==> flow/design.v (excerpt) <==
module openNocTop #(parameter X=2,Y=2,data_width=32, x_size=1, y_size=1,total_width=(x_size+y_size+data_width),sw_no=X*Y)
(
input wire clk,
input wire rstn,
input wire [(X*Y)-1:0] r_valid_pe,
input wire [(total_width*X*Y)-1:0] r_data_pe,
output wire [(X*Y)-1:0] r_ready_pe,
output wire [(X*Y)-1:0] w_valid_pe,
output wire [(total_width*X*Y)-1:0] w_data_pe
);
wire  r_ready_r[X*Y-1:0];
wire  r_ready_t[X*Y-1:0];
wire  r_valid_l[X*Y-1:0];
wire  r_valid_b[X*Y-1:0];
wire  w_ready_l[X*Y-1:0];
wire  w_ready_b[X*Y-1:0];
wire  w_valid_r[X*Y-1:0];
wire  w_valid_t[X*Y-1:0];
wire [total_width-1:0]  w_data_r[X*Y-1:0];
wire [total_width-1:0]  w_data_t[X*Y-1:0];
generate
genvar x, y; 
for (x=0;x<X;x=x+1) begin:xs
   for (y=0; y<Y; y=y+1) begin:ys
      if(x==0 & y==0)
	     begin: instnce
		     nbyn #(.x_coord(x),.y_coord(y),.X(X),.Y(Y),.data_width(data_width), .x_size(x_size), .y_size(y_size),.total_width(total_width))
			   nbyn_instance(
			         .clk(clk), 
			         .rstn(rstn),     
                     .i_ready_r(r_ready_r[(y*X)+x]),    
			         .i_ready_t(r_ready_t[(y*X)+x]), 
					 .i_valid_l(w_valid_r[(y*X)+x+X-1]),
					 .i_valid_b(w_valid_t[(y*X)+x+(Y-1)*X]), 
					 .i_valid_pe(r_valid_pe[x+X*y:x+X*y]),
					 .o_ready_l(r_ready_r[(y*X)+x+X-1]),	 
					 .o_ready_b(r_ready_t[(y*X)+x+(Y-1)*X]), 
                     .o_ready_pe(r_ready_pe[x+X*y:x+X*y]),					 
					 .o_valid_r(w_valid_r[y*X+x]),
					 .o_valid_t(w_valid_t[y*X+x]), 
					 .o_valid_pe(w_valid_pe[x+X*y:x+X*y]),
					 .i_data_l(w_data_r[(y*X)+x+X-1]),	
                     .i_data_b(w_data_t[(y*X)+x+(Y-1)*X]), 
                     .o_data_r(w_data_r[y*X+x]),
                     .o_data_t(w_data_t[y*X+x]), 
					 .i_data_pe(r_data_pe[(total_width*x)+(total_width*X*y)+:total_width]),
					 .o_data_pe(w_data_pe[(total_width*x)+(total_width*X*y)+:total_width])
					 );
		 end
       else if(x!=0 & y==0)
	     begin: instnce
              nbyn #(.x_coord(x),.y_coord(y),.X(X),.Y(Y),.data_width(data_width), .x_size(x_size), .y_size(y_size),.total_width(total_width))
			     nbyn_instance(		  
			         .clk(clk), 
			         .rstn(rstn),     
  ...
Size: roughly 2900 cells after synthesis.
make LEC_CHECK=0 CAP_MARGIN=20 CORE_MARGIN=2 CORE_UTILIZATION=40 SLEW_MARGIN=20 finish   # period 3.94 ns
run.sh (not shown) runs the stock make flow with config.mk's settings and CLKGATE_MAP_FILE=.
The starting point passed the timing, DRC and antenna checks.
==> next run, changes <==
ABC_AREA = 1   (was not set)
CORE_UTILIZATION = 68   (was 40)
CTS_CLUSTER_DIAMETER = 204   (was not set)
CTS_CLUSTER_SIZE = 100   (was not set)
clock period = 2.3 ns   (was 3.94 ns; I/O delays follow)
After rerunning:
- The changed run ended with an error in global routing (5_1_grt)
- synthesized area came out higher by 32%
- die size came out lower by about 22%
- synthesized cell count came out higher by about 100%
==> next run, changes <==
CELL_PAD_IN_SITES_DETAIL_PLACEMENT = 0   (was not set)
CORE_ASPECT_RATIO = 0.85   (was not set)
CORE_UTILIZATION = 58   (was 68)
CTS_CLUSTER_DIAMETER = not set   (was 204)
CTS_CLUSTER_SIZE = 94   (was 100)
GPL_TIMING_DRIVEN = 1   (was not set)
SETUP_SLACK_MARGIN = -0.39   (was not set)
TNS_END_PERCENT = 80   (was not set)
clock period = 3.42 ns   (was 2.3 ns; I/O delays follow)
Outcome: This time the run completed, yet does not pass: negative setup slack; synthesized cell count does not change; die area went up by about 17%; area after synthesis stays the same.
==> next run, changes <==
CELL_PAD_IN_SITES_DETAIL_PLACEMENT = not set   (was 0)
CORE_ASPECT_RATIO = not set   (was 0.85)
CORE_UTILIZATION = 63   (was 58)
CTS_CLUSTER_SIZE = not set   (was 94)
GPL_TIMING_DRIVEN = not set   (was 1)
SETUP_SLACK_MARGIN = not set   (was -0.39)
TNS_END_PERCENT = not set   (was 80)
clock period = 2.3 ns   (was 3.42 ns; I/O delays follow)
The changed run finished but fails on negative setup slack.
Clock-buffer cell count is lower by 3.
Clock skew is higher by 0.011 ns.
Hold slack loses 0.014 ns.
Wire length is higher by a few percent.
Final cell count is higher by a few percent.
Non-clock buffer count is higher by 274.
Sequential power is higher by well over a third.
Power is higher by well over a third.
==> next run, changes <==
ABC_AREA = not set   (was 1)
CAP_MARGIN = 40   (was 20)
CELL_PAD_IN_SITES_DETAIL_PLACEMENT = 1   (was not set)
CORE_UTILIZATION = 34   (was 63)
CTS_CLUSTER_SIZE = 84   (was not set)
GPL_ROUTABILITY_DRIVEN = 0   (was not set)
MAX_ROUTING_LAYER = met5   (was not set)
MIN_ROUTING_LAYER = met1   (was not set)
TNS_END_PERCENT = 30   (was not set)
clock period = 2.61 ns   (was 2.3 ns; I/O delays follow)
Effect: The changed run produced a layout that fails on negative setup slack; die size went up by 40%; synthesized cell count went down by 49%; cell count went down by 35%.
==> next run, changes <==
ABC_AREA = 0   (was not set)
CAP_MARGIN = 20   (was 40)
CELL_PAD_IN_SITES_DETAIL_PLACEMENT = 0   (was 1)
CORE_ASPECT_RATIO = 0.85   (was not set)
CORE_UTILIZATION = 57   (was 34)
CTS_CLUSTER_SIZE = 88   (was 84)
GPL_ROUTABILITY_DRIVEN = not set   (was 0)
GPL_TIMING_DRIVEN = 1   (was not set)
MAX_ROUTING_LAYER = not set   (was met5)
MIN_ROUTING_LAYER = not set   (was met1)
SETUP_SLACK_MARGIN = 0.42   (was not set)
TNS_END_PERCENT = 80   (was 30)
clock period = 2.23 ns   (was 2.61 ns; I/O delays follow)
The new run stopped in global routing (5_1_grt) on GRT-0232.
Area after synthesis does not change.
Die area goes down by about 40%.
Synthesized cell count does not change.
No activity file was given, so power comes from the tool's default toggle rates.
